==> flow/design.v <==
`timescale 1ns/1ps   
module fp_arithmetic_sequence_generator (
    input wire clk,                   
    input wire rst_n,                 
    input wire activate,              
    input wire [31:0] a1,             
    input wire [31:0] d,              
    input wire [31:0] n,              
    input wire [31:0] saddr,          
    output reg done,                  
    output reg [31:0] mem_addr,       
    output reg [31:0] mem_wdata,      
    output reg mem_write,             
    input wire mem_ready              
);
    localparam IDLE = 3'b000;        
    localparam INIT = 3'b001;        
    localparam LOAD_ADD = 3'b010;    
    localparam WAIT_ADD = 3'b011;    
    localparam MEM_WRITE = 3'b100;   
    localparam WAIT_MEM = 3'b101;    
    localparam UPDATE = 3'b110;      
    localparam FINISH = 3'b111;      
    reg [2:0] state;                 
    reg [31:0] counter;              
    reg [31:0] current_term;         
    reg [31:0] add_a, add_b;        
    reg add_start;                   
    wire [31:0] add_result;          
    wire add_done;                   
    fp_adder fp_add_inst (
        .clk(clk),
        .rst_n(rst_n),
        .a(add_a),
        .b(add_b),
        .start(add_start),
        .result(add_result),
        .done(add_done)
    );
    always @(posedge clk or negedge rst_n) begin
        if (!rst_n) begin
            state <= IDLE;
            counter <= 32'b0;
            current_term <= 32'b0;
            done <= 1'b0;
            add_start <= 1'b0;
            add_a <= 32'b0;
            add_b <= 32'b0;
            mem_addr <= 32'b0;
            mem_wdata <= 32'b0;
            mem_write <= 1'b0;
        end else begin
            add_start <= 1'b0;
            mem_write <= 1'b0;
            case (state)
                IDLE: begin
                    counter <= 32'b0;
                    done <= 1'b0;
                    if (activate) begin
                        state <= INIT;   
                    end
                end
                INIT: begin
                    current_term <= a1;          
                    counter <= 32'b0;            
                    mem_addr <= saddr;           
                    if (n == 32'b0)
                        state <= FINISH;         
                    else
                        state <= MEM_WRITE;      
                end
                LOAD_ADD: begin
                    add_a <= current_term;
                    add_b <= d;
                    add_start <= 1'b1;           
                    state <= WAIT_ADD;
                end
                WAIT_ADD: begin
                    if (add_done) begin
                        state <= MEM_WRITE;      
                    end
                end
                MEM_WRITE: begin
                    mem_wdata <= (counter == 0) ? a1 : add_result;
                    mem_write <= 1'b1;           
                    state <= WAIT_MEM;
                end
                WAIT_MEM: begin
                    if (mem_ready) begin
                        mem_addr <= mem_addr + 4;  
                        counter <= counter + 1'b1;  
                        if ((counter + 32'd1) >= n) begin
                            state <= FINISH;
                        end else if (counter == 0) begin
                            current_term <= a1;
                            state <= LOAD_ADD;   
                        end else begin
                            current_term <= add_result;
                            state <= LOAD_ADD;
                        end
                    end
                end
                FINISH: begin
                    done <= 1'b1;               
                    if (!activate) begin
                        state <= IDLE;          
                    end
                end
                default: state <= IDLE;         
            endcase
        end
    end
endmodule
module fp_adder (
    input wire clk,
    input wire rst_n,
    input wire [31:0] a,         
    input wire [31:0] b,         
    input wire start,            
    output reg [31:0] result,    
    output reg done              
);
    reg [31:0] a_reg, b_reg;    
    reg a_sign, b_sign;          
    reg [7:0] a_exp, b_exp;      
    reg [23:0] a_mant, b_mant;   
    reg [7:0] result_exp;        
    reg result_sign;             
    reg [24:0] result_mant;      
    reg [7:0] exp_diff;          
    localparam IDLE = 3'h0;       
    localparam UNPACK = 3'h1;     
    localparam ALIGN = 3'h2;      
    localparam ADD = 3'h3;        
    localparam NORMALIZE = 3'h4;  
    localparam PACK = 3'h5;       
    reg [2:0] state;
    always @(posedge clk or negedge rst_n) begin
        if (!rst_n) begin
            state <= IDLE;
            result <= 32'b0;
            done <= 1'b0;
        end else begin
            done <= 1'b0;   
            case (state)
                IDLE: begin
                    if (start) begin
                        a_reg <= a;   
                        b_reg <= b;
                        state <= UNPACK;
                    end
                end
                UNPACK: begin
                    a_sign <= a_reg[31];
                    a_exp <= a_reg[30:23];
                    a_mant <= {1'b1, a_reg[22:0]};   
                    b_sign <= b_reg[31];
                    b_exp <= b_reg[30:23];
                    b_mant <= {1'b1, b_reg[22:0]};   
                    state <= ALIGN;
                end
                ALIGN: begin
                    if (a_exp > b_exp) begin
                        exp_diff <= a_exp - b_exp;
                        b_mant <= ((a_exp - b_exp) > 24) ? 24'b0 : (b_mant >> (a_exp - b_exp));
                        result_exp <= a_exp;
                    end else begin
                        exp_diff <= b_exp - a_exp;
                        a_mant <= ((b_exp - a_exp) > 24) ? 24'b0 : (a_mant >> (b_exp - a_exp));
                        result_exp <= b_exp;
                    end
                    state <= ADD;
                end
                ADD: begin
                    if (a_sign == b_sign) begin
                        result_mant <= a_mant + b_mant;
                        result_sign <= a_sign;
                    end else begin
                        if (a_mant >= b_mant) begin
                            result_mant <= a_mant - b_mant;
                            result_sign <= a_sign;
                        end else begin
                            result_mant <= b_mant - a_mant;
                            result_sign <= b_sign;
                        end
                    end
                    state <= NORMALIZE;
                end
                NORMALIZE: begin
                    if (result_mant[24]) begin
                        result_mant <= result_mant >> 1;
                        result_exp <= result_exp + 1;
                        state <= PACK;
                    end else if (result_mant[23:0] != 0) begin
                        if (!result_mant[23]) begin
                            result_mant <= result_mant << 1;
                            result_exp <= result_exp - 1;
                        end else begin
                            state <= PACK;
                        end
                    end else begin
                        result_exp <= 8'b0;
                        state <= PACK;
                    end
                end
                PACK: begin
                    result <= {result_sign, result_exp, result_mant[22:0]};
                    done <= 1'b1;   
                    state <= IDLE;
                end
                default: state <= IDLE;   
            endcase
        end
    end
endmodule
==> flow/run.sh <==
#!/bin/bash
# the make line also repeats each setting of config.mk as NAME=value (left out here)
make -C /OpenROAD-flow-scripts/flow DESIGN_CONFIG=/design/flow/config.mk WORK_HOME=/design/flow/orfs CLKGATE_MAP_FILE= finish
==> flow/config.mk <==
export PLATFORM = sky130hd
export DESIGN_NAME = fp_arithmetic_sequence_generator
export DESIGN_NICKNAME = fp_arithmetic_sequence_generator
export VERILOG_FILES = /design/flow/design.v
export SDC_FILE = /design/flow/constraint.sdc
export NUM_CORES = 4
export LEC_CHECK = 0
export CAP_MARGIN = 20
export CORE_MARGIN = 2
export CORE_UTILIZATION = 72
export CTS_CLUSTER_DIAMETER = 160
export CTS_CLUSTER_SIZE = 10
export SETUP_SLACK_MARGIN = 2.42
export SLEW_MARGIN = 40
==> flow/constraint.sdc <==
create_clock -name core_clock -period 11.1 [get_ports {clk}]
set_input_delay 2.2200 -clock core_clock [delete_from_list [all_inputs] [get_ports {clk}]]
set_output_delay 2.2200 -clock core_clock [all_outputs]
set_load 0.01 [all_outputs]
==> summary.txt, run 1 <==
Summary of implementation figures.

Logic synthesis
The top cell type's share of synthesized area is about a quarter. The main logic family after synthesis is AND-OR/OR-AND gates. Per the synth log, the flip-flop and latch total comes to between 400 and 500. The number of unique standard cell types used by synthesis is 83. The instance tally after logic synthesis is 2580.

The post-synthesis adder-cell area fraction is 6.57%. The share of flip-flops with an asynchronous set or reset after synthesis is 59.5%. The biggest area contributor in the post-synthesis netlist is sky130_fd_sc_hd__dfrtp_1. Measured against the total synthesized area, the mux share comes to 10.2%. The number of nets at floorplan is between 2000 and 3000.

Sequential elements use approximately 43% of the synthesized area. The synthesized-area fraction occupied by xor and xnor cells is 1.83%. The main area contributors are sky130_fd_sc_hd__dfrtp_1 24%, sky130_fd_sc_hd__edfxtp_1 19%, sky130_fd_sc_hd__ha_1 6.2%, sky130_fd_sc_hd__mux2i_1 4.5%, sky130_fd_sc_hd__mux2_2 4.3%. Ranked by instance count, the synthesized netlist is headed by 239 x sky130_fd_sc_hd__dfrtp_1, 189 x sky130_fd_sc_hd__nor2_1, 171 x sky130_fd_sc_hd__inv_1, 171 x sky130_fd_sc_hd__nand2_1, 164 x sky130_fd_sc_hd__edfxtp_1. The yosys cell count is roughly 2600. Summing every instance area after synthesis gives 25300 sq um. Dividing the synthesized area by the synthesized cell count gives 9.81 sq um.

Among all cell types in the netlist, the one instantiated most often is sky130_fd_sc_hd__dfrtp_1. The most instantiated flip-flop cell in the synthesis netlist is sky130_fd_sc_hd__dfrtp_1. The Yosys step of the flow raised 2 warnings. Per the synthesis report, the simple-gate share of the synthesized area is 13.7%. The chip area line in the Yosys stat output reads 25300 sq um. Summing the areas of all compound-gate instances in the mapped netlist gives between 10% and 20% of the synthesized area. In this run, synthesis inferred 164 flip-flops with an integrated enable.

Setup path
The startpoint of the most critical register-to-register path is counter[0]. Counting buffers and inverters, the worst setup path is 16 cells deep. The endpoint of the most critical register-to-register path is current_term[7]. On the critical path, the stage with the largest delay is an instance of sky130_fd_sc_hd__nor4_1. The biggest cell delay along the critical path is 560 ps.

The critical path class is reg -> reg. In this run the register-to-register setup slack is 5820 ps. The kind of end point of the critical path is a flop. Per STA, the endpoint of the critical path is current_term[7]. The kind of start point of the critical path is a flop. Listed in order, past its start point the critical path passes ha_1 -> nand4_1 -> or3_1 -> nor2_1 -> nand3_1 -> nor4_1 -> nand4_1 -> xnor2_1 -> ha_1 -> a21o_1 -> a21o_1 -> nor2_1 -> buf_4 -> a21boi_2 -> buf_4 -> a221oi_1. The arrival time at the worst endpoint is 5730 ps.

The count of cells along the worst register-to-register path is 16. OpenSTA lists the critical path startpoint as counter[0]. Grouping stages by cell kind, the critical path spends the most delay in simple AND/OR/NAND/NOR gates.

The critical path endpoint has a required time of 11550 ps. The critical path contains buffers and inverters numbering 2 combined. Of all nets on the critical path, the largest fanout is 33.

Placed design
The placed wire-length estimate is between 60 and 70 mm. The tally of buffers added on design ports is 197. Detailed placement reports a standard cell area of around 28000 sq um. The placement summary gives the final routability congestion estimate as 1.09.

Outcome
The run finished with no timing, DRC or antenna violations.

Clock tree
The number of buffers inserted for hold repair after clock tree synthesis is 0. Looking at the clock tree report, the root buffer type is sky130_fd_sc_hd__clkbuf_16. TritonCTS created between 40 and 50 clock buffers. The clock latency at the later pin of the worst-skew pair is approximately 620 ps. CTS built an H-tree with a depth of 2. Post-CTS repair changed the size of 0 cells. The clock slew at the register clock pins of the worst setup and hold paths is around 60 ps. The number of buffers on the longest clock path is 3. The number of clock sinks is approximately 410. The buffers inserted during post-CTS setup optimization is 0. TritonCTS built the clock tree.

Finish
The post-synthesis to final-layout area growth is 14.5%. The register cell area after layout is 11000 sq um. The final core utilization is 83.9%. For this run, the post-layout net count is 2959.

After filler insertion, the fill cell instance count of the layout stands at 1798. The design area is 29000 sq um. The layout report lists the multi-input gate area as 13200 sq um.

Pwr
The clock share of power is between 30% and 40%. The power per cell area is 127 nW/um^2. The power report attributes to the combinational group a share of 12.3%. The net switching fraction of the power is 26.7%. The power report attributes to the sequential group a share of roughly 50%. The worst-case IR drop observed on VDD is 159 uV. The combinational logic power is 0.455 mW. The power report lists cell-internal power as 2.71 mW. For this design the static power due to leakage is 12.4 nW.

The net switching power is 0.986 mW. The sequential logic power is 1.80 mW. The reported clock group power is roughly 1.4 mW. Per report_power, the top consumer among the power groups is registers.

Final timing
Per the final timing report, the hold violations number 0. In this build the clock could be raised as far as 0.189 GHz. The part of the cycle the worst path needs is 47.6%. The end-of-flow timing check tallies setup violations at 0.

The worst pin sits at a relative slew slack of 42.2%. In the final report, the number of pins over their slew limit comes to 0. Setup repair after global routing left no endpoint under its margin. The actual slew at the worst max-slew pin is between 800 and 900 ps. After layout, the minimum clock period comes to approximately 5300 ps. Setup total negative slack on the finished layout was measured at 0 ps. The worst clock skew on the final layout is 36.0 ps.

Global route
The initial antenna violation count came to 3. Overall routing resource usage recorded by global route was around 50%. The wire length of the first global-routing pass is 139 mm. The final global-route overflow total is 0. The number of global-route vias before repair is 23278. The largest net degree at the start of global routing is 76.

Detailed routing
Once detail routing completed, the nets flagged for antenna violations numbered 0. The wire length after detailed routing is 91.9 mm. In the routed layout, each cell is associated on average with a via count of 7.59. The detail-routed net length per standard cell is 28.8 um.

The iteration count of the initial detailed-routing pass is 9. The routed layout has 24183 vias. The violation tally recorded at the end of detailed-routing iteration 0 is 3675. The DRC violation count after routing is 0.

Die
The die covers 36700 sq um. The core area is ~35000 sq um. The number of ports placed on the die boundary is 198. The die boundary height is 192 um. The horizontal die size is 192 um. The initial standard-cell utilization of the core is between 70% and 80%. The number of standard-cell rows in the floorplan is 68.

Worst hold path
The worst hold endpoint is fp_add_inst.a_exp[3]. The number of cells on the worst hold path is listed as 0. Per the hold report, the tightest min-delay path originates at fp_add_inst.a_reg[26]. The worst hold path belongs to the class reg -> reg.

Flow run
In this run the maximum-capacitance check reported violations numbering 0. OpenROAD emitted warnings numbering 88.
==> through the flow <==
step | hold WS, ps | power, mW | setup WS, ps | std cells
2_1_floorplan | 352 | 1.98 | 6650 | 2580
3_3_place_gp | 406 | 2.19 | 6070 | 3100
3_5_place_dp | 406 | 2.24 | 5910 | 3104
4_1_cts | 420 | 3.66 | 5970 | 3184
5_1_grt | 425 | 3.77 | 5500 | 3185
6_report | 420 | 3.69 | 5820 | 3188
==> cell type report <==
type                            count  share of cell area (%)
Sequential cell                   405                    37.8
Tap cell                          455                    1.96
Clock inverter                      3                   0.233
Multi-Input combinational cell   1841                    45.4
Timing Repair Buffer              231                    7.87
Clock buffer                       77                    4.45
Inverter                          172                    2.23
Antenna cell                        4                  0.0345
==> routing by layer <==
layer  routed length (um)  GRT usage, %  up-vias
li1                     -             -     9826
met1                30900          62.3    11358
met2                40200          76.6     2379
met3                13600          17.0      618
met4                 7120          29.4        2
met5                   10             0        -
==> run 2, diff against run 1 <==
CORE_UTILIZATION = 70   (was 72)
CTS_CLUSTER_DIAMETER = 28   (was 160)
CTS_CLUSTER_SIZE = not set   (was 10)
MAX_ROUTING_LAYER = met4   (was not set)
SETUP_SLACK_MARGIN = 1.42   (was 2.42)
SLEW_MARGIN = 20   (was 40)
clock period = 4.78 ns   (was 11.1 ns; I/O delays follow)
==> summary.txt, run 2 <==
This memo summarizes the results of the implementation run.

Outcome
Result of the run: aborted with a tool error (was finished clean). The terminating stage of the flow is global routing. The tool reported: "[ERROR DPL-0038] Utilization greater than 100%, impossible to legalize".

Logic synthesis
The area figure in the yosys stat output is 25300 sq um (unchanged). The post-synthesis adder-cell area fraction is 6.57% (unchanged). The post-synthesis instance area came to 25300 sq um (unchanged). The number of unique standard cell types used by synthesis is 83 (unchanged). The number of warnings issued by yosys is 2 (unchanged). The compound-cell area share of the yosys netlist came to 19.3% (unchanged). The count of flip-flops with a built-in enable after synthesis came to 164 (unchanged). The most popular library cell in the synthesized design by count is sky130_fd_sc_hd__dfrtp_1 (unchanged). The number of storage elements in the synthesis netlist is 405 (unchanged). Most common library cells after synthesis: 239 x sky130_fd_sc_hd__dfrtp_1, 189 x sky130_fd_sc_hd__nor2_1, 171 x sky130_fd_sc_hd__inv_1, 171 x sky130_fd_sc_hd__nand2_1, 164 x sky130_fd_sc_hd__edfxtp_1 (unchanged). The share of the yosys chip area belonging to registers was 43.3% (unchanged).

Top cells by area, synth: sky130_fd_sc_hd__dfrtp_1 24%, sky130_fd_sc_hd__edfxtp_1 19%, sky130_fd_sc_hd__ha_1 6.2%, sky130_fd_sc_hd__mux2i_1 4.5%, sky130_fd_sc_hd__mux2_2 4.3% (unchanged). The multiplexer fraction of the synthesized cell area is 10.2% (unchanged). The synthesized-area fraction occupied by xor and xnor cells is 1.83% (unchanged). The main logic family after synthesis is AND-OR/OR-AND gates (unchanged).

The yosys cell count is 2580 (unchanged). The fraction of the mapped netlist area in simple logic gates was 13.7% (unchanged). The number of nets at floorplan was 2842 (unchanged). The instance tally after logic synthesis is 2580 (unchanged).

The average footprint of a synthesized cell came to 9.81 sq um (unchanged). The top cell type's share of synthesized area is 23.6% (unchanged). The post-synthesis cell type with the largest combined area is sky130_fd_sc_hd__dfrtp_1 (unchanged). The most instantiated flip-flop cell in the synthesis netlist is sky130_fd_sc_hd__dfrtp_1 (unchanged).

The share of flip-flops with an asynchronous set or reset after synthesis came to 59.5% (unchanged).

Die
The area of the die was 37700 sq um (was 36700 sq um). The number of standard-cell rows in the floorplan came to 69 (was 68). The number of ports placed on the die boundary is 198 (unchanged). The initial standard-cell utilization of the core was 71.2% (was 73.3%).

The die boundary height is 194 um (was 192 um). The core area is 35600 sq um (was 34500 sq um). The horizontal die size was 194 um (was 192 um).

Placed design
The placed wire-length estimate is 59.3 mm (was 61.5 mm). The weighted congestion at the end of routability-driven global placement is 1.04 (was 1.09). The tally of buffers added on design ports was 197 (unchanged).

Clock tree
The number of clock sinks is 405 (unchanged). The number of CTS-inserted buffers was 83 (was 46). The clock root buffer master was sky130_fd_sc_hd__clkbuf_16 (unchanged). The maximum level of the CTS H-tree is 3 (was 2). The number of buffers on the longest clock path is 3 (unchanged).
[run 2: what timing repair did]
action                     in CTS
gates cloned                    4
gates resized                 219
hold buffers                    0
pin swaps                      60
setup endpoints to repair     130
buffers inserted              101
[run 2: through the flow]
| stage | utilization [%] | cells | instance area (sq um) | total power [mW] | worst slack, ps |
|---|---|---|---|---|---|
| after global placement | 78.2 | 3128 | 27800 | 5.09 | 629 |
| after CTS | 91.6 | 3386 | 32600 | 11.1 | 844 |
| after floorplan | - | 2580 | 25600 | 4.62 | 1120 |
| after detailed placement | 78.2 | 3128 | 27800 | 5.18 | 398 |
==> run 3, diff against run 2 <==
ABC_AREA = 1   (was not set)
CELL_PAD_IN_SITES_DETAIL_PLACEMENT = 0   (was not set)
CELL_PAD_IN_SITES_GLOBAL_PLACEMENT = 0   (was not set)
CORE_UTILIZATION = 71   (was 70)
CTS_CLUSTER_DIAMETER = 127   (was 28)
CTS_CLUSTER_SIZE = 50   (was not set)
GPL_ROUTABILITY_DRIVEN = 0   (was not set)
MAX_ROUTING_LAYER = met5   (was met4)
SETUP_SLACK_MARGIN = not set   (was 1.42)
SLEW_MARGIN = 30   (was 20)
clock period = 1.67 ns   (was 4.78 ns; I/O delays follow)
==> summary.txt, run 3 <==
This memo summarizes the results of the implementation run.

Logic synthesis
The fraction of the mapped netlist area in simple logic gates came to 22.4% (was 13.7%). The number of nets at floorplan is 3406 (was 2842). The main logic family after synthesis is simple AND/OR/NAND/NOR gates (was AND-OR/OR-AND gates). The count of flip-flops with a built-in enable after synthesis is 164 (unchanged).

The area figure in the yosys stat output is 25400 sq um (was 25300 sq um). The share of flip-flops with an asynchronous set or reset after synthesis came to 59.5% (unchanged). The most popular library cell in the synthesized design by count is sky130_fd_sc_hd__nand2_1 (was sky130_fd_sc_hd__dfrtp_1). The top cell type's share of synthesized area was 23.5% (was 23.6%). The yosys cell count came to 3144 (was 2580). The average footprint of a synthesized cell came to 8.09 sq um (was 9.81 sq um). The synthesized-area fraction occupied by xor and xnor cells is 4.10% (was 1.83%). The post-synthesis instance area came to 25400 sq um (was 25300 sq um). Most common library cells after synthesis: 834 x sky130_fd_sc_hd__nand2_1, 354 x sky130_fd_sc_hd__inv_1, 255 x sky130_fd_sc_hd__o21ai_0 (was 239 x sky130_fd_sc_hd__dfrtp_1, 189 x sky130_fd_sc_hd__nor2_1, 171 x sky130_fd_sc_hd__inv_1, 171 x sky130_fd_sc_hd__nand2_1, 164 x sky130_fd_sc_hd__edfxtp_1). The compound-cell area share of the yosys netlist came to 12.9% (was 19.3%). The post-synthesis adder-cell area fraction is 6.54% (was 6.57%). The number of unique standard cell types used by synthesis is 67 (was 83). The post-synthesis cell type with the largest combined area is sky130_fd_sc_hd__dfrtp_1 (unchanged). The number of warnings issued by yosys is 2 (unchanged). Top cells by area, synth: sky130_fd_sc_hd__dfrtp_1 24%, sky130_fd_sc_hd__edfxtp_1 19%, sky130_fd_sc_hd__nand2_1 12%, sky130_fd_sc_hd__ha_1 6.1%, sky130_fd_sc_hd__inv_1 5.2% (was sky130_fd_sc_hd__dfrtp_1 24%, sky130_fd_sc_hd__edfxtp_1 19%, sky130_fd_sc_hd__ha_1 6.2%, sky130_fd_sc_hd__mux2i_1 4.5%, sky130_fd_sc_hd__mux2_2 4.3%). The most instantiated flip-flop cell in the synthesis netlist is sky130_fd_sc_hd__dfrtp_1 (unchanged). The multiplexer fraction of the synthesized cell area is 2.83% (was 10.2%).

The instance tally after logic synthesis is 3144 (was 2580). The number of storage elements in the synthesis netlist is 405 (unchanged). The share of the yosys chip area belonging to registers is 43.1% (was 43.3%).

Placed design
The placed wire-length estimate is 73.5 mm (was 59.3 mm). The tally of buffers added on design ports is 197 (unchanged). The minimum setup slack after placement is -2020 ps (was 398 ps).

Outcome
Run-stopping error: [ERROR DPL-0038] Utilization greater than 100%, impossible to legalize (unchanged). Result of the run: aborted with a tool error (unchanged). The terminating stage of the flow was clock tree synthesis (was global routing).

Die
The number of ports placed on the die boundary came to 198 (unchanged). The die boundary height was 193 um (was 194 um). The initial standard-cell utilization of the core is 71.9% (was 71.2%).

The horizontal die size is 193 um (was 194 um). The number of standard-cell rows in the floorplan came to 69 (unchanged). The core area is 35400 sq um (was 35600 sq um). The area of the die is 37400 sq um (was 37700 sq um).
run 3: metrics by stage:
stage	std cells	power, mW	setup TNS (ps)	hold slack [ps]	area, sq um
after global placement	4267	21.7	-230440	240	32700
after floorplan	3144	17.5	-200730	38.4	26000
after detailed placement	4267	22.6	-271450	242	32700
==> run 4, diff against run 3 <==
ABC_AREA = not set   (was 1)
CELL_PAD_IN_SITES_DETAIL_PLACEMENT = not set   (was 0)
CELL_PAD_IN_SITES_GLOBAL_PLACEMENT = not set   (was 0)
CORE_UTILIZATION = 57   (was 71)
CTS_CLUSTER_DIAMETER = not set   (was 127)
CTS_CLUSTER_SIZE = not set   (was 50)
GPL_ROUTABILITY_DRIVEN = not set   (was 0)
MAX_ROUTING_LAYER = not set   (was met5)
SETUP_SLACK_MARGIN = 2.2   (was not set)
SLEW_MARGIN = 20   (was 30)
clock period = 8.27 ns   (was 1.67 ns; I/O delays follow)
==> summary.txt, run 4 <==
Summary of implementation figures.

Setup path
Among all stages on the critical path, the largest delay is contributed by sky130_fd_sc_hd__nor4_1. Per STA, the library cell used most along the worst path is sky130_fd_sc_hd__a21o_1. The critical path class is reg -> reg. The endpoint of the most critical setup path is current_term[4]. The longest incremental delay of any stage on the critical path is reported as slightly above 600 ps. Broken down by cell family, the worst path's largest delay share belongs to simple AND/OR/NAND/NOR gates. The kind of end point of the critical path is a flop.

The worst setup path is launched from a flop. The timing report gives the worst reg2reg path a setup slack of around 3200 ps. The arrival time at the worst endpoint is approximately 5600 ps. Walking the critical path from launch to capture passes 15 cell instances. The startpoint of the most critical register-to-register path is counter[2]. The worst register-to-register path has a depth of 15. The endpoint identified for the worst register-to-register timing path is current_term[4]. The timing report notes that buffer and inverter cells on the critical path total 1. The OpenROAD report gives the critical path a required time of approximately 8700 ps. The maximum net fanout on the critical path is 33. The critical path starts at counter[2].

Per STA, the worst path is made up of nand2_1 -> nor4_1 -> and3_1 -> nand4_1 -> nor2_1 -> and3_1 -> xor2_1 -> ha_1 -> a21o_1 -> a21o_1 -> a21o_1 -> nor2_4 -> a21boi_2 -> buf_4 -> a221oi_1.

Clock tree
After clock tree synthesis, the flow added hold-fix buffers numbering 0. After clock tree synthesis, the repair step resized 0 gates. Post-CTS timing repair inserted 0 buffers for setup.

The number of buffers on the longest clock path is 3. The clock slew at the register clock pins of the worst setup and hold paths is 60 ps. The TritonCTS clock tree is built.

Clock tree synthesis selected as its root buffer the cell sky130_fd_sc_hd__clkbuf_16. The number of clock buffers added by TritonCTS is 44. The clock latency at the later pin of the worst-skew pair is 590 ps. The number of clock sinks is roughly 400.

The maximum level of the CTS H-tree is 2.

Pwr
The clock share of power is roughly 40%. Sequential cells account for 48.1% of the total power. The leakage power summed over all cells is 12.5 nW. Summed over all sequential cells, the power is 2.38 mW. The main power-consuming group is registers. The maximum vdd drop is 165 uV. The power per cell area is around 170 nW/um^2. The combinational share of power is 11.2%. The reported clock group power is around 2.0 mW.

For this design the total switching power over the nets is 1.21 mW. The combinational logic power is approximately 0.55 mW. The design internal power is ~3.7 mW.

The switching portion of total power comes to 24.6%.

Flow run
Warnings raised by the tools during the run amount to 86. The max-capacitance violation count is 0.

Finish
The number of nets in the layout is 2953. Relative to the synthesized area, the layout overhead comes to 15.1%.

Final timing
Per the finish-stage timing summary, setup violations number 0. The clock period minus worst slack is 5110 ps. The number of max-slew violations in the final report is 0. Headroom to the max-slew limit came out at 26.0%. The final hold violation count recorded for this run is 0. The worst clock skew on the final layout is 18.1 ps. The actual slew at the worst max-slew pin is 1110 ps. Setup repair after global routing left no endpoint under its margin.

In the final timing run, aggregate negative setup slack is 0 ps. Across all hold checks on the routed design, the worst slack comes to about 420 ps. The highest clock rate this design can be run at is 0.196 GHz. The part of the cycle the worst path needs is 61.8%.

Placed design
The tally of buffers added on design ports is 197 (unchanged). The placed wire-length estimate is 57.7 mm (was 73.5 mm). The weighted congestion at the end of routability-driven global placement is between 1 and 1.5.

Detailed routing
The violation tally recorded at the end of detailed-routing iteration 0 is 2437. In the routed layout, each cell is associated on average with a via count of roughly 6.5. The first detailed-routing pass took 7 iterations. The count of nets left with antenna violations once routing finished came out at 0. The detail-routed net length per standard cell is 23.6 um.

The via count is roughly 22000. The DRC violation count after routing is 0. The wire length after detailed routing is 78.4 mm.

Worst hold path
In the hold timing report, the worst path depth is 0. The tightest min-delay check is of the reg -> reg type. The worst hold path terminates at fp_add_inst.a_exp[5]. The startpoint identified for the worst hold timing path is fp_add_inst.a_reg[28].

Die
The number of ports placed on the die boundary is 198 (unchanged). The core area is 44000 sq um (was 35400 sq um). The number of standard-cell rows in the floorplan was 77 (was 69). The horizontal die size is 215 um (was 193 um). The initial standard-cell utilization of the core is 57.5% (was 71.9%). The area of the die is 46100 sq um (was 37400 sq um).

The die boundary height was 215 um (was 193 um).

Logic synthesis
Top cells by area, synth: sky130_fd_sc_hd__dfrtp_1 24%, sky130_fd_sc_hd__edfxtp_1 19%, sky130_fd_sc_hd__ha_1 6.2%, sky130_fd_sc_hd__mux2i_1 4.5%, sky130_fd_sc_hd__mux2_2 4.3% (was sky130_fd_sc_hd__dfrtp_1 24%, sky130_fd_sc_hd__edfxtp_1 19%, sky130_fd_sc_hd__nand2_1 12%, sky130_fd_sc_hd__ha_1 6.1%, sky130_fd_sc_hd__inv_1 5.2%). The post-synthesis adder-cell area fraction came to 6.57% (was 6.54%). The yosys cell count came to 2580 (was 3144). The post-synthesis instance area is 25300 sq um (was 25400 sq um). The most popular library cell in the synthesized design by count is sky130_fd_sc_hd__dfrtp_1 (was sky130_fd_sc_hd__nand2_1).

The synthesized-area fraction occupied by xor and xnor cells was 1.83% (was 4.10%). The post-synthesis cell type with the largest combined area is sky130_fd_sc_hd__dfrtp_1 (unchanged). The multiplexer fraction of the synthesized cell area is 10.2% (was 2.83%). The main logic family after synthesis was AND-OR/OR-AND gates (was simple AND/OR/NAND/NOR gates). The average footprint of a synthesized cell is 9.81 sq um (was 8.09 sq um). The fraction of the mapped netlist area in simple logic gates is 13.7% (was 22.4%). The count of flip-flops with a built-in enable after synthesis is 164 (unchanged).

The top cell type's share of synthesized area was 23.6% (was 23.5%). The number of nets at floorplan is 2842 (was 3406). The number of storage elements in the synthesis netlist is 405 (unchanged). The share of flip-flops with an asynchronous set or reset after synthesis is 59.5% (unchanged). Most common library cells after synthesis: 239 x sky130_fd_sc_hd__dfrtp_1, 189 x sky130_fd_sc_hd__nor2_1, 171 x sky130_fd_sc_hd__inv_1, 171 x sky130_fd_sc_hd__nand2_1, 164 x sky130_fd_sc_hd__edfxtp_1 (was 834 x sky130_fd_sc_hd__nand2_1, 354 x sky130_fd_sc_hd__inv_1, 255 x sky130_fd_sc_hd__o21ai_0). The area figure in the yosys stat output was 25300 sq um (was 25400 sq um).

The compound-cell area share of the yosys netlist is 19.3% (was 12.9%). The instance tally after logic synthesis is 2580 (was 3144). The most instantiated flip-flop cell in the synthesis netlist is sky130_fd_sc_hd__dfrtp_1 (unchanged). The number of warnings issued by yosys is 2 (unchanged).

The number of unique standard cell types used by synthesis was 83 (was 67). The share of the yosys chip area belonging to registers was 43.3% (was 43.1%).

Global route
The final global-route overflow total is 0. The largest net degree at the start of global routing is 83. The all-layer global routing usage is 33.8%. The wire length of the first global-routing pass is 123 mm. The initial antenna violation count was 3. The number of global-route vias before repair came to approximately 21000.

Outcome
Result of the run: finished clean (was aborted with a tool error).
-- run 4: metrics by stage --
stage,util [%],setup WS [ps],instance area (sq um),std cells,total power [mW]
detailed placement,62.9,3240,27700,3237,2.96
floorplan,-,3950,25300,2580,2.66
CTS,66.2,3220,29100,3319,4.96
finish,66.2,3160,29100,3321,4.94
global placement,62.9,3020,27700,3237,2.93
global route,66.2,2760,29100,3319,5.11
-- run 4: cell type report --
type | count | area, sq um
flip-flops and latches | 405 | 11000
multi-input cells | 1841 | 13100
clock inverters | 26 | 250
clock buffers | 56 | 1200
fillers | 3539 | 14900
inverters | 172 | 646
diodes | 2 | 5.00
well taps | 592 | 741
repair buffers | 227 | 2200
-- run 4: metal layers --
metal	track usage, %	share of wire [%]	vias up
met5	0	0.014	-
met1	47.9	42	10564
met4	9.86	3.0	2
met3	7.40	9.3	144
li1	-	-	9818
met2	52.3	45	1064
==> run 5, diff against run 4 <==
CORE_UTILIZATION = 70   (was 57)
CTS_CLUSTER_DIAMETER = 28   (was not set)
PLACE_DENSITY = 0.74   (was not set)
SETUP_SLACK_MARGIN = 0.73   (was 2.2)
clock period = 2.96 ns   (was 8.27 ns; I/O delays follow)
==> summary.txt, run 5 <==
This memo summarizes the results of the implementation run.

Outcome
According to the logs, the last stage reached was clock tree synthesis. The first error in the log reads "[ERROR DPL-0038] Utilization greater than 100%, impossible to legalize". Result of the run: aborted with a tool error (was finished clean).

Logic synthesis
The most instantiated flip-flop cell in the synthesis netlist is sky130_fd_sc_hd__dfrtp_1 (unchanged). The post-synthesis adder-cell area fraction is 6.57% (unchanged). The instance tally after logic synthesis is 2580 (unchanged). The average footprint of a synthesized cell is 9.81 sq um (unchanged). The top cell type's share of synthesized area is 23.6% (unchanged). The multiplexer fraction of the synthesized cell area came to 10.2% (unchanged).

The compound-cell area share of the yosys netlist is 19.3% (unchanged). The area figure in the yosys stat output is 25300 sq um (unchanged). Most common library cells after synthesis: 239 x sky130_fd_sc_hd__dfrtp_1, 189 x sky130_fd_sc_hd__nor2_1, 171 x sky130_fd_sc_hd__inv_1, 171 x sky130_fd_sc_hd__nand2_1, 164 x sky130_fd_sc_hd__edfxtp_1 (unchanged). The most popular library cell in the synthesized design by count is sky130_fd_sc_hd__dfrtp_1 (unchanged). The number of warnings issued by yosys is 2 (unchanged).

The number of storage elements in the synthesis netlist is 405 (unchanged). The yosys cell count is 2580 (unchanged). The post-synthesis instance area was 25300 sq um (unchanged). The fraction of the mapped netlist area in simple logic gates is 13.7% (unchanged). The count of flip-flops with a built-in enable after synthesis was 164 (unchanged). The main logic family after synthesis is AND-OR/OR-AND gates (unchanged). The number of nets at floorplan is 2842 (unchanged). The share of the yosys chip area belonging to registers is 43.3% (unchanged). The synthesized-area fraction occupied by xor and xnor cells is 1.83% (unchanged).

The post-synthesis cell type with the largest combined area is sky130_fd_sc_hd__dfrtp_1 (unchanged). Top cells by area, synth: sky130_fd_sc_hd__dfrtp_1 24%, sky130_fd_sc_hd__edfxtp_1 19%, sky130_fd_sc_hd__ha_1 6.2%, sky130_fd_sc_hd__mux2i_1 4.5%, sky130_fd_sc_hd__mux2_2 4.3% (unchanged). The number of unique standard cell types used by synthesis is 83 (unchanged). The share of flip-flops with an asynchronous set or reset after synthesis is 59.5% (unchanged).

Die
The number of standard-cell rows in the floorplan is 69 (was 77). The number of ports placed on the die boundary is 198 (unchanged). The horizontal die size is 194 um (was 215 um). The initial standard-cell utilization of the core is 71.2% (was 57.5%).

The area of the die is 37700 sq um (was 46100 sq um). The core area is 35600 sq um (was 44000 sq um). The die boundary height came to 194 um (was 215 um).

Placed design
The placed wire-length estimate was 67.7 mm (was 57.7 mm). The weighted congestion at the end of routability-driven global placement is 1.08 (was 1.00). The instance count after placement with tap cells included is 3513 (was 3237). The tally of buffers added on design ports is 197 (unchanged). The minimum setup slack after placement is -817 ps (was 3240 ps).
==> run 5: through the flow <==
stage | power, mW | area, sq um
3_3_place_gp | 8.28 | 31500
2_1_floorplan | 7.50 | 26400
3_5_place_dp | 8.45 | 31500
==> run 6, diff against run 5 <==
ABC_AREA = 1   (was not set)
CORE_ASPECT_RATIO = 0.5   (was not set)
CORE_UTILIZATION = 72   (was 70)
CTS_CLUSTER_DIAMETER = 373   (was 28)
CTS_CLUSTER_SIZE = 98   (was not set)
PLACE_DENSITY = 0.36   (was 0.74)
SETUP_SLACK_MARGIN = 0.98   (was 0.73)
TNS_END_PERCENT = 5   (was not set)
clock period = 3.43 ns   (was 2.96 ns; I/O delays follow)
==> summary.txt, run 6 <==
This memo summarizes the results of the implementation run.

Outcome
Result of the run: aborted with a tool error (unchanged). The terminating stage of the flow was global routing (was clock tree synthesis).

Logic synthesis
The share of flip-flops with an asynchronous set or reset after synthesis is 59.5% (unchanged). The average footprint of a synthesized cell came to 8.09 sq um (was 9.81 sq um). The yosys cell count is 3144 (was 2580). The synthesized-area fraction occupied by xor and xnor cells is 4.10% (was 1.83%). The number of warnings issued by yosys is 2 (unchanged).

The most instantiated flip-flop cell in the synthesis netlist is sky130_fd_sc_hd__dfrtp_1 (unchanged). The post-synthesis instance area came to 25400 sq um (was 25300 sq um). The instance tally after logic synthesis came to 3144 (was 2580). The most popular library cell in the synthesized design by count was sky130_fd_sc_hd__nand2_1 (was sky130_fd_sc_hd__dfrtp_1). The share of the yosys chip area belonging to registers came to 43.1% (was 43.3%).

The post-synthesis cell type with the largest combined area is sky130_fd_sc_hd__dfrtp_1 (unchanged). Most common library cells after synthesis: 834 x sky130_fd_sc_hd__nand2_1, 354 x sky130_fd_sc_hd__inv_1, 255 x sky130_fd_sc_hd__o21ai_0 (was 239 x sky130_fd_sc_hd__dfrtp_1, 189 x sky130_fd_sc_hd__nor2_1, 171 x sky130_fd_sc_hd__inv_1, 171 x sky130_fd_sc_hd__nand2_1, 164 x sky130_fd_sc_hd__edfxtp_1). Top cells by area, synth: sky130_fd_sc_hd__dfrtp_1 24%, sky130_fd_sc_hd__edfxtp_1 19%, sky130_fd_sc_hd__nand2_1 12%, sky130_fd_sc_hd__ha_1 6.1%, sky130_fd_sc_hd__inv_1 5.2% (was sky130_fd_sc_hd__dfrtp_1 24%, sky130_fd_sc_hd__edfxtp_1 19%, sky130_fd_sc_hd__ha_1 6.2%, sky130_fd_sc_hd__mux2i_1 4.5%, sky130_fd_sc_hd__mux2_2 4.3%). The multiplexer fraction of the synthesized cell area is 2.83% (was 10.2%). The top cell type's share of synthesized area was 23.5% (was 23.6%).

The fraction of the mapped netlist area in simple logic gates was 22.4% (was 13.7%). The number of storage elements in the synthesis netlist is 405 (unchanged). The area figure in the yosys stat output is 25400 sq um (was 25300 sq um). The post-synthesis adder-cell area fraction is 6.54% (was 6.57%). The count of flip-flops with a built-in enable after synthesis came to 164 (unchanged). The main logic family after synthesis is simple AND/OR/NAND/NOR gates (was AND-OR/OR-AND gates). The compound-cell area share of the yosys netlist came to 12.9% (was 19.3%). The number of unique standard cell types used by synthesis is 67 (was 83). The number of nets at floorplan came to 3406 (was 2842).

Placed design
The placed wire-length estimate was 60.6 mm (was 67.7 mm). The instance count after placement with tap cells included is 3785 (was 3513). The weighted congestion at the end of routability-driven global placement came to 1.07 (was 1.08). The tally of buffers added on design ports was 197 (unchanged).

The minimum setup slack after placement is -337 ps (was -817 ps).

Clock tree
Per the CTS log, the maximum H-tree level is 1. The clock passes through at most 3 buffers. Per the CTS log, the root buffer master is sky130_fd_sc_hd__clkbuf_16.

The number of clock sinks is 405. In this run, CTS created clock tree buffers numbering 8.

Die
The number of ports placed on the die boundary was 198 (unchanged). The number of standard-cell rows in the floorplan is 48 (was 69). The die boundary height is 137 um (was 194 um).

The initial standard-cell utilization of the core was 73.4% (was 71.2%). The core area was 34700 sq um (was 35600 sq um). The horizontal die size is 270 um (was 194 um). The area of the die is 36900 sq um (was 37700 sq um).
run 6: what timing repair did:
action	4_1_cts
resized	418
setup buffers	54
hold buffers	1
cloned	3
setup endpoints to repair	181
hold endpoints to repair	11
pin swaps	182
run 6: per-stage QoR:
| step | hold WS [ps] | TNS, ps | power, mW | instance area [sq um] | util (%) |
|---|---|---|---|---|---|
| 3_3_place_gp | 377 | -1660 | 9.65 | 28300 | 81.7 |
| 3_5_place_dp | 383 | -9730 | 9.97 | 28300 | 81.7 |
| 4_1_cts | 439 | -5750 | 12.0 | 30700 | 88.6 |
| 2_1_floorplan | 354 | 0 | 8.44 | 25500 | - |
==> run 7, diff against run 6 <==
ABC_AREA = not set   (was 1)
CORE_ASPECT_RATIO = not set   (was 0.5)
CORE_UTILIZATION = 70   (was 72)
CTS_CLUSTER_DIAMETER = 39   (was 373)
CTS_CLUSTER_SIZE = 38   (was 98)
PLACE_DENSITY = not set   (was 0.36)
SETUP_SLACK_MARGIN = 0.61   (was 0.98)
TNS_END_PERCENT = not set   (was 5)
clock period = 3.75 ns   (was 3.43 ns; I/O delays follow)
==> summary.txt, run 7 <==
This memo summarizes the results of the implementation run.

Logic synthesis
The share of flip-flops with an asynchronous set or reset after synthesis is 59.5% (unchanged). The number of warnings issued by yosys is 2 (unchanged). Most common library cells after synthesis: 239 x sky130_fd_sc_hd__dfrtp_1, 189 x sky130_fd_sc_hd__nor2_1, 171 x sky130_fd_sc_hd__inv_1, 171 x sky130_fd_sc_hd__nand2_1, 164 x sky130_fd_sc_hd__edfxtp_1 (was 834 x sky130_fd_sc_hd__nand2_1, 354 x sky130_fd_sc_hd__inv_1, 255 x sky130_fd_sc_hd__o21ai_0).

The post-synthesis cell type with the largest combined area is sky130_fd_sc_hd__dfrtp_1 (unchanged). The main logic family after synthesis is AND-OR/OR-AND gates (was simple AND/OR/NAND/NOR gates). The count of flip-flops with a built-in enable after synthesis was 164 (unchanged). Top cells by area, synth: sky130_fd_sc_hd__dfrtp_1 24%, sky130_fd_sc_hd__edfxtp_1 19%, sky130_fd_sc_hd__ha_1 6.2%, sky130_fd_sc_hd__mux2i_1 4.5%, sky130_fd_sc_hd__mux2_2 4.3% (was sky130_fd_sc_hd__dfrtp_1 24%, sky130_fd_sc_hd__edfxtp_1 19%, sky130_fd_sc_hd__nand2_1 12%, sky130_fd_sc_hd__ha_1 6.1%, sky130_fd_sc_hd__inv_1 5.2%). The most popular library cell in the synthesized design by count was sky130_fd_sc_hd__dfrtp_1 (was sky130_fd_sc_hd__nand2_1). The number of nets at floorplan is 2842 (was 3406). The synthesized-area fraction occupied by xor and xnor cells is 1.83% (was 4.10%). The number of unique standard cell types used by synthesis is 83 (was 67).

The fraction of the mapped netlist area in simple logic gates is 13.7% (was 22.4%). The share of the yosys chip area belonging to registers came to 43.3% (was 43.1%). The multiplexer fraction of the synthesized cell area was 10.2% (was 2.83%). The instance tally after logic synthesis was 2580 (was 3144).

The top cell type's share of synthesized area came to 23.6% (was 23.5%). The area figure in the yosys stat output came to 25300 sq um (was 25400 sq um). The average footprint of a synthesized cell is 9.81 sq um (was 8.09 sq um). The post-synthesis instance area is 25300 sq um (was 25400 sq um). The yosys cell count is 2580 (was 3144).

The post-synthesis adder-cell area fraction is 6.57% (was 6.54%). The compound-cell area share of the yosys netlist is 19.3% (was 12.9%). The number of storage elements in the synthesis netlist is 405 (unchanged). The most instantiated flip-flop cell in the synthesis netlist is sky130_fd_sc_hd__dfrtp_1 (unchanged).

Clock tree
The clock root buffer master is sky130_fd_sc_hd__clkbuf_16 (unchanged). The number of CTS-inserted buffers is 54 (was 8). The number of clock sinks is 405 (unchanged).

The maximum level of the CTS H-tree is 2 (was 1). The number of buffers on the longest clock path was 3 (unchanged).

Die
The number of ports placed on the die boundary is 198 (unchanged). The core area is 35600 sq um (was 34700 sq um). The horizontal die size is 194 um (was 270 um). The number of standard-cell rows in the floorplan is 69 (was 48). The die boundary height is 194 um (was 137 um).

The area of the die came to 37700 sq um (was 36900 sq um). The initial standard-cell utilization of the core is 71.2% (was 73.4%).

Global route
For this run the aggregate overflow at the end of global routing stands at 409. The all-layer global routing usage is between 80% and 90%.

Placed design
The weighted congestion at the end of routability-driven global placement is 1.06 (was 1.07). The minimum setup slack after placement is -143 ps (was -337 ps). The tally of buffers added on design ports came to 197 (unchanged). The placed wire-length estimate is 65.4 mm (was 60.6 mm).

Outcome
Result of the run: aborted with a tool error (unchanged). The first error in the log reads "[ERROR GRT-0116] Global routing finished with congestion. Check the congestion regions in the DRC Viewer". The terminating stage of the flow is global routing (unchanged).
run 7: what timing repair did:
item                                   4_1_cts
gates cloned                                 5
buffers inserted                           134
pin swaps                                  171
endpoints found under the hold margin        7
setup endpoints to repair                  121
hold buffers                                 1
gates resized                              434
run 7: per-stage QoR:
stage	std cells	power (mW)	instance area (sq um)	util, %
floorplan	2580	5.92	25800	-
global placement	3283	6.55	29300	82.4
detailed placement	3283	6.68	29300	82.4
CTS	3524	12.0	34300	96.5
run 7: routing by layer:
layer / GRT overflow / track usage, %
met1: 12 / 87.0
met2: 203 / 98.6
met3: 12 / 75.0
met4: 181 / 88.9
met5: 1 / 34.5
==> run 8, diff against run 7 <==
CTS_CLUSTER_DIAMETER = 28   (was 39)
CTS_CLUSTER_SIZE = not set   (was 38)
PLACE_DENSITY = 0.74   (was not set)
clock period = 2.99 ns   (was 3.75 ns; I/O delays follow)
==> summary.txt, run 8 <==
This memo summarizes the results of the implementation run.

Logic synthesis
The share of flip-flops with an asynchronous set or reset after synthesis is 59.5% (unchanged). Most common library cells after synthesis: 239 x sky130_fd_sc_hd__dfrtp_1, 189 x sky130_fd_sc_hd__nor2_1, 171 x sky130_fd_sc_hd__inv_1, 171 x sky130_fd_sc_hd__nand2_1, 164 x sky130_fd_sc_hd__edfxtp_1 (unchanged). The post-synthesis instance area came to 25300 sq um (unchanged). The instance tally after logic synthesis is 2580 (unchanged). The main logic family after synthesis is AND-OR/OR-AND gates (unchanged). The count of flip-flops with a built-in enable after synthesis is 164 (unchanged).

The post-synthesis cell type with the largest combined area is sky130_fd_sc_hd__dfrtp_1 (unchanged). The post-synthesis adder-cell area fraction is 6.57% (unchanged). The yosys cell count is 2580 (unchanged).

The most instantiated flip-flop cell in the synthesis netlist is sky130_fd_sc_hd__dfrtp_1 (unchanged). The number of warnings issued by yosys was 2 (unchanged). The multiplexer fraction of the synthesized cell area is 10.2% (unchanged). The most popular library cell in the synthesized design by count is sky130_fd_sc_hd__dfrtp_1 (unchanged).

The number of unique standard cell types used by synthesis was 83 (unchanged). The fraction of the mapped netlist area in simple logic gates is 13.7% (unchanged). The top cell type's share of synthesized area is 23.6% (unchanged).

Top cells by area, synth: sky130_fd_sc_hd__dfrtp_1 24%, sky130_fd_sc_hd__edfxtp_1 19%, sky130_fd_sc_hd__ha_1 6.2%, sky130_fd_sc_hd__mux2i_1 4.5%, sky130_fd_sc_hd__mux2_2 4.3% (unchanged). The share of the yosys chip area belonging to registers came to 43.3% (unchanged). The number of storage elements in the synthesis netlist is 405 (unchanged). The area figure in the yosys stat output was 25300 sq um (unchanged). The number of nets at floorplan is 2842 (unchanged).

The synthesized-area fraction occupied by xor and xnor cells is 1.83% (unchanged). The average footprint of a synthesized cell is 9.81 sq um (unchanged). The compound-cell area share of the yosys netlist is 19.3% (unchanged).

Die
The die boundary height was 194 um (unchanged). The core area is 35600 sq um (unchanged). The number of standard-cell rows in the floorplan is 69 (unchanged). The number of ports placed on the die boundary is 198 (unchanged). The horizontal die size was 194 um (unchanged).

The area of the die is 37700 sq um (unchanged). The initial standard-cell utilization of the core came to 71.2% (unchanged).

Placed design
The tally of buffers added on design ports came to 197 (unchanged). The weighted congestion at the end of routability-driven global placement is 1.12 (was 1.06). The instance count after placement with tap cells included is 3489 (was 3283).

The placed wire-length estimate is 66.2 mm (was 65.4 mm). The minimum setup slack after placement is -917 ps (was -143 ps).

Outcome
Result of the run: aborted with a tool error (unchanged). Run-stopping error: [ERROR DPL-0038] Utilization greater than 100%, impossible to legalize (was [ERROR GRT-0116] Global routing finished with congestion. Check the congestion regions in the DRC Viewer.). The terminating stage of the flow is clock tree synthesis (was global routing).
run 8: per-stage QoR:
stage          hold slack, ps  power, mW  utilization, %  cell area [sq um]
2_1_floorplan             302       7.43               -              26300
3_3_place_gp              404       8.20            87.9              31300
3_5_place_dp              407       8.35            87.9              31300
==> run 9, diff against run 8 <==
CAP_MARGIN = 0   (was 20)
CELL_PAD_IN_SITES_DETAIL_PLACEMENT = 2   (was not set)
CORE_MARGIN = 7   (was 2)
CORE_UTILIZATION = 40   (was 70)
CTS_CLUSTER_DIAMETER = 315   (was 28)
GPL_ROUTABILITY_DRIVEN = 0   (was not set)
MIN_ROUTING_LAYER = met2   (was not set)
PLACE_DENSITY = not set   (was 0.74)
SETUP_SLACK_MARGIN = not set   (was 0.61)
clock period = 12.0 ns   (was 2.99 ns; I/O delays follow)
==> summary.txt, run 9 <==
This memo summarizes the results of the implementation run.

Logic synthesis
The main logic family after synthesis is AND-OR/OR-AND gates (unchanged). The post-synthesis instance area is 25300 sq um (unchanged). Most common library cells after synthesis: 239 x sky130_fd_sc_hd__dfrtp_1, 189 x sky130_fd_sc_hd__nor2_1, 171 x sky130_fd_sc_hd__inv_1, 171 x sky130_fd_sc_hd__nand2_1, 164 x sky130_fd_sc_hd__edfxtp_1 (unchanged). The share of the yosys chip area belonging to registers was 43.3% (unchanged).

The post-synthesis adder-cell area fraction is 6.57% (unchanged). The yosys cell count was 2580 (unchanged). The top cell type's share of synthesized area is 23.6% (unchanged). The compound-cell area share of the yosys netlist was 19.3% (unchanged). The number of nets at floorplan is 2842 (unchanged). The number of warnings issued by yosys is 2 (unchanged). The multiplexer fraction of the synthesized cell area is 10.2% (unchanged). Top cells by area, synth: sky130_fd_sc_hd__dfrtp_1 24%, sky130_fd_sc_hd__edfxtp_1 19%, sky130_fd_sc_hd__ha_1 6.2%, sky130_fd_sc_hd__mux2i_1 4.5%, sky130_fd_sc_hd__mux2_2 4.3% (unchanged).

The fraction of the mapped netlist area in simple logic gates came to 13.7% (unchanged). The count of flip-flops with a built-in enable after synthesis is 164 (unchanged). The number of storage elements in the synthesis netlist is 405 (unchanged). The average footprint of a synthesized cell came to 9.81 sq um (unchanged). The post-synthesis cell type with the largest combined area is sky130_fd_sc_hd__dfrtp_1 (unchanged).

The instance tally after logic synthesis is 2580 (unchanged). The most instantiated flip-flop cell in the synthesis netlist is sky130_fd_sc_hd__dfrtp_1 (unchanged). The number of unique standard cell types used by synthesis was 83 (unchanged). The area figure in the yosys stat output came to 25300 sq um (unchanged). The most popular library cell in the synthesized design by count is sky130_fd_sc_hd__dfrtp_1 (unchanged). The synthesized-area fraction occupied by xor and xnor cells came to 1.83% (unchanged). The share of flip-flops with an asynchronous set or reset after synthesis is 59.5% (unchanged).

Outcome
Result of the run: aborted with a tool error (unchanged). The terminating stage of the flow is global routing (was clock tree synthesis). Run-stopping error: [ERROR GRT-0232] Routing congestion too high. Check the congestion heatmap in the GUI (was [ERROR DPL-0038] Utilization greater than 100%, impossible to legalize).

Die
The number of standard-cell rows in the floorplan is 92 (was 69). The initial standard-cell utilization of the core is 40.3% (was 71.2%). The core area came to 62900 sq um (was 35600 sq um).

The die boundary height is 266 um (was 194 um). The area of the die is 70500 sq um (was 37700 sq um). The number of ports placed on the die boundary is 198 (unchanged). The horizontal die size is 266 um (was 194 um).

Placed design
The tally of buffers added on design ports is 197 (unchanged). The placed wire-length estimate came to 84.5 mm (was 66.2 mm).

Clock tree
The number of gates resized after cts is 0. The maximum level of the CTS H-tree is 2. Once the clock tree was built, the setup fixing pass inserted 0 buffers. The number of clock sinks is 405.

The post-CTS hold buffer count recorded in the log is 0. No sink is reached through more buffers than the 3 on the longest clock path. The clock root buffer master is sky130_fd_sc_hd__clkbuf_16.

The number of CTS-inserted buffers is 46.

Global route
For this run the aggregate overflow at the end of global routing stands at 110. The all-layer global routing usage is 70.0%.
run 9: routing by layer:
| metal | global-route usage (%) | GRT overflow |
|---|---|---|
| met1 | - | - |
| met2 | 73.1 | 5 |
| met3 | 75.0 | 70 |
| met4 | 58.0 | 15 |
| met5 | 60.7 | 20 |
run 9: metrics by stage:
stage | instance area, sq um | hold slack [ps] | setup slack [ps] | power (mW) | std cells
detailed placement | 28000 | 412 | 5980 | 2.10 | 3493
CTS | 29500 | 421 | 6060 | 3.64 | 3579
global placement | 28000 | 405 | 6480 | 2.03 | 3493
floorplan | 25300 | 352 | 7370 | 1.84 | 2580
==> run 10, diff against run 9 <==
CAP_MARGIN = 20   (was 0)
CELL_PAD_IN_SITES_DETAIL_PLACEMENT = 0   (was 2)
CELL_PAD_IN_SITES_GLOBAL_PLACEMENT = 0   (was not set)
CORE_UTILIZATION = 68   (was 40)
CTS_CLUSTER_DIAMETER = 127   (was 315)
CTS_CLUSTER_SIZE = 49   (was not set)
GPL_ROUTABILITY_DRIVEN = not set   (was 0)
MAX_ROUTING_LAYER = met5   (was not set)
MIN_ROUTING_LAYER = not set   (was met2)
SLEW_MARGIN = 30   (was 20)
clock period = 1.6 ns   (was 12.0 ns; I/O delays follow)
==> summary.txt, run 10 <==
This memo summarizes the results of the implementation run.

Die
The number of ports placed on the die boundary is 198 (unchanged). The area of the die is 42800 sq um (was 70500 sq um). The core area is 36600 sq um (was 62900 sq um). The initial standard-cell utilization of the core came to 69.2% (was 40.3%). The number of standard-cell rows in the floorplan was 70 (was 92). The horizontal die size is 207 um (was 266 um). The die boundary height came to 207 um (was 266 um).

Logic synthesis
Top cells by area, synth: sky130_fd_sc_hd__dfrtp_1 24%, sky130_fd_sc_hd__edfxtp_1 19%, sky130_fd_sc_hd__ha_1 6.2%, sky130_fd_sc_hd__mux2i_1 4.5%, sky130_fd_sc_hd__mux2_2 4.3% (unchanged). The top cell type's share of synthesized area is 23.6% (unchanged). The multiplexer fraction of the synthesized cell area is 10.2% (unchanged).

The share of the yosys chip area belonging to registers is 43.3% (unchanged). The most instantiated flip-flop cell in the synthesis netlist is sky130_fd_sc_hd__dfrtp_1 (unchanged). The main logic family after synthesis is AND-OR/OR-AND gates (unchanged).

The instance tally after logic synthesis was 2580 (unchanged). The number of unique standard cell types used by synthesis is 83 (unchanged). The post-synthesis adder-cell area fraction is 6.57% (unchanged). The share of flip-flops with an asynchronous set or reset after synthesis is 59.5% (unchanged). The synthesized-area fraction occupied by xor and xnor cells is 1.83% (unchanged). Most common library cells after synthesis: 239 x sky130_fd_sc_hd__dfrtp_1, 189 x sky130_fd_sc_hd__nor2_1, 171 x sky130_fd_sc_hd__inv_1, 171 x sky130_fd_sc_hd__nand2_1, 164 x sky130_fd_sc_hd__edfxtp_1 (unchanged). The number of nets at floorplan was 2842 (unchanged). The compound-cell area share of the yosys netlist is 19.3% (unchanged). The number of storage elements in the synthesis netlist is 405 (unchanged). The most popular library cell in the synthesized design by count is sky130_fd_sc_hd__dfrtp_1 (unchanged). The area figure in the yosys stat output is 25300 sq um (unchanged). The number of warnings issued by yosys was 2 (unchanged).

The post-synthesis instance area is 25300 sq um (unchanged). The count of flip-flops with a built-in enable after synthesis is 164 (unchanged). The post-synthesis cell type with the largest combined area is sky130_fd_sc_hd__dfrtp_1 (unchanged). The average footprint of a synthesized cell came to 9.81 sq um (unchanged). The yosys cell count was 2580 (unchanged). The fraction of the mapped netlist area in simple logic gates was 13.7% (unchanged).

Outcome
Result of the run: aborted with a tool error (unchanged). Run-stopping error: [ERROR DPL-0033] detailed placement checks failed during check placement (was [ERROR GRT-0232] Routing congestion too high. Check the congestion heatmap in the GUI.). The terminating stage of the flow is clock tree synthesis (was global routing).

Placed design
The placed wire-length estimate is 74.2 mm (was 84.5 mm). The weighted congestion at the end of routability-driven global placement is 1.11. The tally of buffers added on design ports is 197 (unchanged). The instance count after placement with tap cells included was 3718 (was 3493).
-- run 10: per-stage QoR --
step	hold slack (ps)	instance area [sq um]	setup slack (ps)	utilization (%)
floorplan	24.4	26600	-2060	-
global placement	400	33400	-2020	91.2
detailed placement	405	33400	-2160	91.2
No activity file was given, so power comes from the tool's default toggle rates.
